Setup of ember:
// topmodule
module topmodule( input clk,
input rst,
output [3:0] anode,
output [7:0] cathode,
input B1, B2, B3, B4,
input [4:0] operation);
==> flow/config.mk <==
export PLATFORM = sky130hd
export DESIGN_NAME = topmodule
export DESIGN_NICKNAME = topmodule
export VERILOG_FILES = /design/flow/design.v
export SDC_FILE = /design/flow/constraint.sdc
export NUM_CORES = 4
export LEC_CHECK = 0
export CAP_MARGIN = 20
export CELL_PAD_IN_SITES_DETAIL_PLACEMENT = 0
export CELL_PAD_IN_SITES_GLOBAL_PLACEMENT = 0
export CORE_ASPECT_RATIO = 0.67
export CORE_MARGIN = 2
export CORE_UTILIZATION = 51
export MAX_ROUTING_LAYER = met5
export MIN_ROUTING_LAYER = met1
export PLACE_DENSITY = 0.42
export SETUP_SLACK_MARGIN = 5.0
export SLEW_MARGIN = 30
==> flow/constraint.sdc <==
create_clock -name core_clock -period 23.5 [get_ports {clk}]
set_input_delay 4.7000 -clock core_clock [delete_from_list [all_inputs] [get_ports {clk}]]
set_output_delay 4.7000 -clock core_clock [all_outputs]
set_load 0.01 [all_outputs]
run.sh (not shown) runs the stock make flow with config.mk's settings and CLKGATE_MAP_FILE=.
STATUS run=ember STAGES=ALL_DONE FINAL_CHECKS=FAILED CAUSE=setup timing
What juniper does differently from ember at the input level:
Settings: a change of CORE_UTILIZATION from 51 to 40; a change of SLEW_MARGIN from 30 to 20; a deleted CELL_PAD_IN_SITES_DETAIL_PLACEMENT that had been 0; a deleted PLACE_DENSITY that had been 0.42; a deleted CORE_ASPECT_RATIO that had been 0.67; a deleted SETUP_SLACK_MARGIN that had been 5.0; a deleted MIN_ROUTING_LAYER that had been met1; a deleted CELL_PAD_IN_SITES_GLOBAL_PLACEMENT that had been 0; a deleted MAX_ROUTING_LAYER that had been met5; a change of the clock period (ns, I/O delays scaled along) from 23.5 to 32.0.
[summary]
- The flow completed for ember, but it is not clean: the layout still shows setup timing.
- juniper completed; timing, DRC and antenna clean
- Min overall fraction of global-route tracks in use across ember and juniper: juniper
- On juniper: setup slack is 4420 ps higher than what ember gave.
- [juniper vs ember] clock share of power: lower in juniper
- The overall power after layout of juniper falls short of that of ember by about 30%.
- What juniper reported for final non-filler cell area has to be multiplied by 1.12 to get the figure for ember.
Setup changes, juniper to nickel
Settings: a change of CORE_UTILIZATION from 40 to 59; a change of the clock period (ns, I/O delays scaled along) from 32.0 to 13.6.
Findings:
Status nickel: flow complete, layout not clean - setup timing
Relative to juniper, the post-route non-filler standard cell count measured on nickel has increased by a few percent.
Diff juniper -> nickel: routed metal-1 wirelength increased by about 2.7% relative to the old numbers, met3 capacity usage during global routing climbed 2.0 points.
[inputs] onyx vs nickel
Settings: changing CORE_UTILIZATION from 59 to 68; setting ABC_AREA to 1 for the first time; changing the clock period (ns, I/O delays scaled along) from 13.6 to 23.7.
Results
- The final layout from onyx, which completed every stage, passed the timing, DRC and antenna checks at the end of the flow.
- Of onyx and nickel, it is onyx that has the higher worst setup slack for register-to-register paths.
- The lower data-path buffer share of cell area in the final layout came out of onyx.
- Vias: onyx fewer than nickel
- [compare] base=nickel new=onyx: Yosys chip area now smaller; sequential share of layout area rose by 1.5 points.
- Diff nickel -> onyx | ratio of final minimum period to clock period | decrease of 90 points
diff inputs: onyx => willow
Settings: a change of CORE_UTILIZATION from 68 to 70; an added TNS_END_PERCENT of 5; an added PLACE_DENSITY of 0.65; a change of the clock period (ns, I/O delays scaled along) from 23.7 to 20.0.
Findings:
- NOTE vertical die dimension onyx->willow decreased slightly
- willow vs onyx — placeable core area dropped by a few percent
- The number of standard-cell rows in the floorplan of willow is lower than that of onyx.
- Summary of willow over onyx: placed wire-length estimate went up by about 9%, number of buffers inserted to repair setup after CTS saw an increase.
- Seen in the log of willow: ODB-0269 during global routing, after which the run never completed.

## JK
Starting RTL as in the previous note.
==> flow/config.mk <==
export PLATFORM = sky130hd
export DESIGN_NAME = topmodule
export DESIGN_NICKNAME = topmodule
export VERILOG_FILES = /design/flow/design.v
export SDC_FILE = /design/flow/constraint.sdc
export NUM_CORES = 4
export LEC_CHECK = 0
export CAP_MARGIN = 20
export CORE_MARGIN = 2
export CORE_UTILIZATION = 72
export CTS_CLUSTER_DIAMETER = 357
export CTS_CLUSTER_SIZE = 25
export PLACE_DENSITY_LB_ADDON = 0.01
export SETUP_SLACK_MARGIN = 3.94
export SLEW_MARGIN = 20
==> flow/constraint.sdc <==
create_clock -name core_clock -period 13.2 [get_ports {clk}]
set_input_delay 2.6400 -clock core_clock [delete_from_list [all_inputs] [get_ports {clk}]]
set_output_delay 2.6400 -clock core_clock [all_outputs]
set_load 0.01 [all_outputs]
No final results exist for JK, since it was stopped by error ODB-0269 during global routing.
Edits applied to the flow inputs when going from JK to MS:
- putting PLACE_DENSITY at 0.36 where nothing was set
- putting ABC_AREA at 1 where nothing was set
- clearing CTS_CLUSTER_DIAMETER, which used to be 357
- clearing SETUP_SLACK_MARGIN, which used to be 3.94
- clearing CTS_CLUSTER_SIZE, which used to be 25
- swapping 72 for 62 in CORE_UTILIZATION
- clearing PLACE_DENSITY_LB_ADDON, which used to be 0.01
- swapping 13.2 for 13.6 in the clock period (ns, I/O delays scaled along)
## What came out
[compare] base=JK new=MS: x dimension of the die saw an increase; final weighted congestion of routability-driven global placement saw a decrease; post-synthesis share of cell area spent on and, or, nand and nor gates saw an increase; multiplexer share of the synthesized area saw a decrease.
Changes observed in MS relative to JK: synthesized-area fraction occupied by ao, oa, aoi and oai cells decreased by 11 points relative to the old numbers; floorplan utilization decreased by 11 points relative to the old numbers; count of instantiated cells in the yosys netlist increased by 19% relative to the old numbers.
| MS | all stages done | FAIL | max-capacitance violations, max-slew violations, negative setup slack |
Relative to MS, the following input files were edited for AL:
- CORE_UTILIZATION now 40, was 62
- PLACE_DENSITY no longer set, was 0.36
- ABC_AREA no longer set, was 1
- the clock period (ns, I/O delays scaled along) now 30.0, was 13.6
## What came out
- AL closes out successfully: all stages finished, all timing, DRC and antenna checks passed.
- Compared with MS, in AL clock-buffer cell count climbed 3; wire length of the first global-routing pass dropped about 7%; count of cell instances traversed by the critical path dropped 21; met3 track demand over resource in global routing dropped 2.6 points.
- | post-layout instance area | AL vs MS | about 15% lower |
- Routed wire length delta for AL relative to MS: about 30% lower
- On AL: detailed-routing iteration count for the pre-antenna-repair pass is 8 lower than what MS gave.
- Worst hold slack on AL is ahead of MS.
Changes in TR relative to AL:
- SETUP_SLACK_MARGIN now -0.5, previously not set
- CORE_UTILIZATION now 65, was 40
- ABC_AREA now 1, previously not set
- the clock period (ns, I/O delays scaled along) now 21.6, was 30.0
## What came out
Although TR finished all stages, its layout failed final checks on negative setup slack. Summary: static power due to leakage, TR worse than AL. Taking TR as 1.0, AL lands at 0.833 on number of clock buffer instances in the layout. Of the two values seen for largest combinational cell category by area, simple AND/OR/NAND/NOR gates was produced by TR and AND-OR/OR-AND gates by AL. Count of distinct cell types in the synthesized netlist down 41% in TR wrt AL. Cmp TR vs AL: largest driver fanout on the critical path lower in TR. Against AL, TR comes in 29 higher on total stage count of the critical path.
diff inputs: TR => PW
- CORE_UTILIZATION: 65 -> 70
- PLACE_DENSITY: unset -> 0.65
- the clock period (ns, I/O delays scaled along): 21.6 -> 20.5
## What came out
Status: PW FAILED at global routing (tool error). PW vs TR — standard cell area after detailed placement climbed slightly. Core region area of PW falls short of that of TR by a few percent. Comparing PW and TR, number of post-CTS setup repair buffers is higher on PW.

topmodule again, from the RTL that the note above started with.
Settings: LEC_CHECK=0, ABC_AREA=1, CAP_MARGIN=20, CORE_MARGIN=2, CORE_UTILIZATION=72, CTS_CLUSTER_SIZE=10, PLACE_DENSITY_LB_ADDON=0.13, SLEW_MARGIN=20; clock period 13.6 ns.
The starting point failed in global routing on GRT-0232.
Change:
ABC_AREA = default   (was 1)
CORE_UTILIZATION = 48   (was 72)
CTS_CLUSTER_SIZE = default   (was 10)
PLACE_DENSITY_LB_ADDON = default   (was 0.13)
clock period = 30.0 ns   (was 13.6 ns; I/O delays follow)
Outcome: The changed run finished clean; die size came out higher by 50%; synthesized cell count came out lower by 16%; synthesized area came out higher by about 1.1%.
Change:
ABC_AREA = 1   (was default)
CORE_UTILIZATION = 70   (was 48)
MAX_ROUTING_LAYER = met4   (was default)
PLACE_DENSITY = 0.65   (was default)
clock period = 20.0 ns   (was 30.0 ns; I/O delays follow)
What happened:
- The new run never finished: it broke off in global routing
- die area is lower by 32%
- synthesized cell count is higher by 19%
- synthesized area is lower by 1.1%
Change:
MAX_ROUTING_LAYER = default   (was met4)
PLACE_DENSITY = default   (was 0.65)
clock period = 40.4 ns   (was 20.0 ns; I/O delays follow)
With this change the flow produced a clean layout.
Die area is unchanged.
Synthesized cell count is unchanged.
Area after synthesis stays the same.
Change:
PLACE_DENSITY = 0.65   (was default)
SETUP_SLACK_MARGIN = -1.38   (was default)
clock period = 20.0 ns   (was 40.4 ns; I/O delays follow)
After rerunning:
- This time the run died in global routing with ODB-0269
- die size stays the same
- synthesized area stays the same
- synthesized cell count does not change
Change:
SETUP_SLACK_MARGIN = 5.0   (was -1.38)
Result:
- The changed run ended with an error in global routing
- die size does not change
- area after synthesis does not change
- synthesized cell count is unchanged

## wip/harbor
The RTL this note starts from:
==> flow/design.v <==
`timescale 1ns / 1ps
module clockDivider(input clk, rst, output reg clk_out, output tick);
reg [31:0] count; 
parameter n = 20;
always @ (posedge(clk), posedge(rst)) begin 
if (rst == 1'b1)
count <= 32'b0;
else if (count == n-1)
count <= 32'b0;
else
count <= count + 1;
end
always @ (posedge(clk), posedge(rst)) begin
if (rst == 1'b1)
clk_out <= 1'b0;
else if (count == n-1)
  clk_out <= ~clk_out;
else
 clk_out <= clk_out;
end
assign tick = (count == n-1) & ~clk_out;
endmodule
`timescale 1ns / 1ps
module refreshCounter(
input clk,
input rst,
input en,
output reg[1:0] refreshcounter
    );
    always@(posedge clk, posedge rst)
    if (rst)
    refreshcounter <= 2'd0;
    else if (en)
    refreshcounter <= refreshcounter +1; 
endmodule
`timescale 1ns / 1ps
module anodeControl(
input [1:0] refreshcounter,
output reg [3:0] anode
    );
    always @(refreshcounter)
    begin 
    case(refreshcounter)
    2'b00:
      anode= 4'b1110;
    2'b01:
      anode= 4'b1101;
    2'b10:
      anode= 4'b1011;
    2'b11:
      anode= 4'b0111;
      endcase
      end
endmodule
`timescale 1ns / 1ps
module increment(
input clk,
input rst,
input en,
input button,
output reg [3:0]in 
    );
        reg push_f;
       reg push_sync;
       reg push_sync_f;
       wire push_edge;
       always@(posedge clk, posedge rst) begin
       if (rst) begin
           push_f <= 1'b0;
           push_sync <= 1'b0;
       end else if (en) begin
           push_f <= button;
           push_sync <= push_f;    
       end
       end
       always @(posedge clk, posedge rst) begin
       if (rst) begin
           push_sync_f <= 1'b0;
       end else if (en) begin
           push_sync_f <= push_sync;
           end
       end
       assign push_edge = push_sync & ~push_sync_f;
       always @(posedge clk, posedge rst)
       begin
       if(rst)begin
       in<=0;
       end
       else if (en && push_edge)
       begin
          if (in!=9)
          in<=in+1;
          else
          in<=0;
          end
      end
endmodule
module operations(
input clk,
input en,
input [4:0] operation,
input reset,
input [3:0] dig1, dig2, dig3, dig4,
output reg [13:0] result,
output reg  negative_sign,
output reg dot
    );
    reg [7:0] num1, num2;
    always @(posedge clk) begin
      if (en) begin
        if (reset == 1) begin
            num1 <= 0;
            num2 <= 0;
        end
        else begin
            num1 <= (dig1 * 10) + dig2;
            num2 <= (dig3 * 10) + dig4;
        end
      end
    end
    always @(posedge (clk))
     begin
      if (en) begin
        if (reset == 1) begin
            result <= 16'b0;
             negative_sign <= 0;
             dot<=0;
        end
        else if (operation[0] == 1) begin     
            result <= num1 + num2;
             negative_sign <= 0;
             dot<=1;
        end
        else if (operation[1] == 1) begin     
          if (num1==num2) begin
                      result <= 0;
                      negative_sign <= 0;
                      dot<=1;
                  end
            if (num1>num2) begin
                result <= num1 - num2;
                negative_sign <= 0;
                dot<=1;
            end
            if (num2>num1) begin
                result <= num2 - num1;
                negative_sign <=  1;
                dot<=1;
            end
        end
        else if (operation[2] == 1) begin     
            result <= num1 * num2;
             negative_sign <= 0;
             dot<=1;
        end
        else if (operation[3] == 1) begin     
            result <= (num2 == 0) ? 14'd0 : num1 / num2;
             negative_sign <= 0;
            dot<=1;
        end
         else if (operation[4] == 1) begin     
                   result<= (num1 *100) + num2;
                    negative_sign <= 0;
                   dot<=0;
               end
        else
        begin
        result<= (num1 *100) + num2;
        negative_sign <= 0;
        dot<=0;
        end
      end
   end
endmodule
`timescale 1ns / 1ps
module seperate_results(input clk,
input en,
input [13:0] result,
output reg [3:0] final1, final2, final3, final4
    );
    always @(posedge clk) begin
        if (en) begin
        final1<= (result)%10;
        final2<= (result/10)%10;
        final3<= (result/100)%10;
        final4<= (result/1000)%10;
        end
    end
endmodule
module seven_seg(
input clk,
input rst,
input en,
input [3:0] in,
input dot,
output reg [7:0] out
    );
    always @(posedge(clk)) begin
                  if (en) begin
                    case(in)
                        4'b0000:             
                        out[6:0] <= 7'b0000001;    
                        4'b0001:             
                         out[6:0] <= 7'b1001111;
                        4'b0010:             
                         out[6:0] <= 7'b0010010; 
                        4'b0011:             
                         out[6:0] <= 7'b0000110;
                        4'b0100:             
                         out[6:0] <= 7'b1001100;
                        4'b0101:             
                         out[6:0] <= 7'b0100100;
                        4'b0110:             
                         out[6:0] <= 7'b0100000;
                        4'b0111:             
                         out[6:0] <= 7'b0001111;
                        4'b1000:             
                         out[6:0] <= 7'b0000000;
                        4'b1001:             
                         out[6:0] <= 7'b0000100;
                        4'b1010: 
                         out[6:0] <= 7'b1111110;                        
                        default:
                         out[6:0] <= out[6:0];
                    endcase 
                    out[7] <= dot;
                  end
    end
endmodule
`timescale 1ns / 1ps
module BCDcontrol(
input [7:0] digit1,
input [7:0] digit2,
input [7:0] digit3,
input [7:0] digit4,
input [1:0] refreshcounter,
output reg [7:0] outDigit
    );
    always @(*)
        begin 
        case(refreshcounter)
        2'd0:
          outDigit= digit1;
        2'd1:
          outDigit= digit2;
        2'd2:
          outDigit= digit3;
        2'd3:
          outDigit= digit4;
          endcase
          end
endmodule
module topmodule( input clk,
input rst,
output [3:0] anode,
output [7:0] cathode,
input B1, B2, B3, B4,
input [4:0] operation);
wire refreshclock;
wire refreshtick;
wire [1:0] refreshcounter;
wire [3:0] digit1;
wire [3:0] digit2;
wire [3:0] digit3;
wire [3:0] digit4;
wire [7:0] digit1disp;
wire [7:0] digit2disp;
wire [7:0] digit3disp;
wire [7:0] digit4disp;
wire dot;
wire [3:0] final1, final2, final3, final4; 
wire [13:0] result;     
wire negative_sign;                
clockDivider refreshclockGenerator( .clk(clk),.clk_out(refreshclock),.tick(refreshtick),.rst(rst));
refreshCounter counter(.clk(clk),.rst(rst),.en(refreshtick),.refreshcounter(refreshcounter));
anodeControl anodeControl(.refreshcounter(refreshcounter),.anode(anode));
increment case1(.clk(clk), .en(refreshtick), .rst(rst),.button(B1),.in(digit1));
increment case2(.clk(clk), .en(refreshtick), .rst(rst),.button(B2),.in(digit2));
increment case3(.clk(clk), .en(refreshtick), .rst(rst),.button(B3),.in(digit3));
increment case4(.clk(clk), .en(refreshtick), .rst(rst),.button(B4),.in(digit4));
operations operate(.clk(clk), .en(refreshtick),.operation(operation), .reset(rst), .dig1(digit1), .dig2(digit2), .dig3(digit3),.dig4(digit4), .result(result), .negative_sign(negative_sign),.dot(dot));
seperate_results seperate(.clk(clk), .en(refreshtick), .result(result), .final1(final1), .final2(final2), .final3(final3), .final4(final4));
seven_seg display1(.clk(clk), .en(refreshtick),.in(final1),.dot(1'b1),.rst(rst),.out(digit1disp));
seven_seg display2(.clk(clk), .en(refreshtick),.in(final2),.dot(1'b1),.rst(rst),.out(digit2disp));
seven_seg display3(.clk(clk), .en(refreshtick),.in(final3),.dot(dot),.rst(rst),.out(digit3disp));
seven_seg display4(.clk(clk), .en(refreshtick),.in((negative_sign) ? 4'b1010 : final4),.dot(1'b1),.rst(rst),.out(digit4disp)); 
BCDcontrol control(.digit1(digit1disp), .digit2(digit2disp),.digit3(digit3disp), .digit4(digit4disp),.refreshcounter(refreshcounter),.outDigit(cathode));
endmodule
Settings: LEC_CHECK=0, ABC_AREA=0, CAP_MARGIN=20, CELL_PAD_IN_SITES_GLOBAL_PLACEMENT=2, CORE_MARGIN=7, CORE_UTILIZATION=40, CTS_CLUSTER_SIZE=65, GPL_ROUTABILITY_DRIVEN=0, HOLD_SLACK_MARGIN=-0.07, PLACE_DENSITY_LB_ADDON=0.01, SLEW_MARGIN=20, TNS_END_PERCENT=75; clock period 32.0 ns.
The inputs of wip/xenon differ from those of wip/harbor as listed below.
Settings: swapping 75 for 30 in TNS_END_PERCENT; putting MIN_ROUTING_LAYER at met1 where nothing was set; swapping 7 for 4 in CORE_MARGIN; putting SETUP_SLACK_MARGIN at -0.05 where nothing was set; clearing ABC_AREA, which used to be 0; clearing CTS_CLUSTER_SIZE, which used to be 65; putting MAX_ROUTING_LAYER at met5 where nothing was set; putting CELL_PAD_IN_SITES_DETAIL_PLACEMENT at 1 where nothing was set; clearing HOLD_SLACK_MARGIN, which used to be -0.07; swapping 40 for 25 in CORE_UTILIZATION; clearing CELL_PAD_IN_SITES_GLOBAL_PLACEMENT, which used to be 2; clearing GPL_ROUTABILITY_DRIVEN, which used to be 0; swapping 0.01 for 0.25 in PLACE_DENSITY_LB_ADDON.
==> results <==
wip/xenon completed every stage of the flow, and the final layout passed the timing, DRC and antenna checks.
For clock group total power, dividing the value from wip/harbor by the value from wip/xenon gives 0.908.
In the floorplan summary, wip/xenon is listed with a die area greater than that of wip/harbor.
wip/xenon vs wip/harbor: worst setup slack up in wip/xenon
Compared with wip/harbor, final wirelength in wip/xenon increased by a few percent.
wip/harbor and wip/xenon ended up with nearly the same sequential power.
| count of standard-cell rows | higher: wip/xenon |
## Diff of input files: wip/tundra against wip/xenon
Settings: putting CTS_CLUSTER_DIAMETER at 370 where nothing was set; swapping -0.05 for 1.34 in SETUP_SLACK_MARGIN; swapping 25 for 40 in CORE_UTILIZATION; clearing MIN_ROUTING_LAYER, which used to be met1; swapping 0.25 for 0.2 in PLACE_DENSITY_LB_ADDON; clearing CELL_PAD_IN_SITES_DETAIL_PLACEMENT, which used to be 1; clearing MAX_ROUTING_LAYER, which used to be met5; putting CTS_CLUSTER_SIZE at 70 where nothing was set; putting ABC_AREA at 1 where nothing was set; swapping 4 for 2 in CORE_MARGIN; clearing TNS_END_PERCENT, which used to be 30; swapping 20 for 5 in CAP_MARGIN.
### Flow results
Diff wip/xenon -> wip/tundra: floorplan core area -about 40%; power density of the placed cells -0.78 nW/um^2; maximum number of pins on one net before global-route repair +about 22%.
Going from wip/xenon to wip/tundra, via count now larger, normalized max-slew margin increased 11 points.
wip/xenon ended up with operate.num1[0] as its worst setup path startpoint; wip/tundra ended up with operate.num2[2].
Modified inputs, wip/zinc compared to wip/tundra
Settings: swapping 5 for 20 in CAP_MARGIN; clearing CTS_CLUSTER_SIZE, which used to be 70; clearing CTS_CLUSTER_DIAMETER, which used to be 370; clearing ABC_AREA, which used to be 1; putting MAX_ROUTING_LAYER at met4 where nothing was set; swapping 2 for 4 in CORE_MARGIN; putting MIN_ROUTING_LAYER at met1 where nothing was set; putting TNS_END_PERCENT at 30 where nothing was set; putting CELL_PAD_IN_SITES_DETAIL_PLACEMENT at 1 where nothing was set; swapping 1.34 for -0.05 in SETUP_SLACK_MARGIN; swapping 0.2 for 0.09 in PLACE_DENSITY_LB_ADDON.
- Looking at dominant power group, the sequential cells result is from wip/tundra; the the clock network one comes from wip/zinc.
- Diff wip/tundra and wip/zinc: number of antenna violations at the first check in global routing higher in wip/zinc
- Taking wip/tundra as the reference, in wip/zinc design area went up; critical path data required time has remained practically unchanged.
- In the reports for wip/tundra and wip/zinc, the larger total routing resource utilization after global routing belongs to wip/zinc.
- Final wirelength (wip/zinc over wip/tundra): increase, 24%
- Compared with wip/tundra, in wip/zinc smallest hold slack rose by 0.042 ns, final setup slack of the worst path went down 1.79 ns, power density normalized to cell area has increased.
> inputs changed (wip/zinc -> wip/umber)
Settings: clearing SETUP_SLACK_MARGIN, which used to be -0.05; clearing MIN_ROUTING_LAYER, which used to be met1; clearing PLACE_DENSITY_LB_ADDON, which used to be 0.09; putting PLACE_DENSITY at 0.65 where nothing was set; clearing MAX_ROUTING_LAYER, which used to be met4; swapping 4 for 2 in CORE_MARGIN.
Notes after the runs:
wip/zinc → wip/umber: first-iteration DRC count increased by 253 relative to the old numbers; global-route usage now larger; minimum setup slack in the final design went down 0.17 ns.
Going from wip/zinc to wip/umber, vias after detailed routing now sits higher; area of placed instances down 0.32%; cell area about even.
| number of non-filler instances in the completed layout | wip/zinc vs wip/umber | ≈ equal |
Reported for wip/zinc and wip/umber, mux share of post-synthesis cell area turned out identical to the last digit.
NOTE via count of the first global-routing pass wip/zinc->wip/umber increased by a few percent
Delta(design internal power, wip/umber - wip/zinc) < 0
wip/umber — post-route clock period utilization 0.52 points higher, wip/zinc as reference
Power figures rest on the tool's default switching activity, not on a simulated workload.
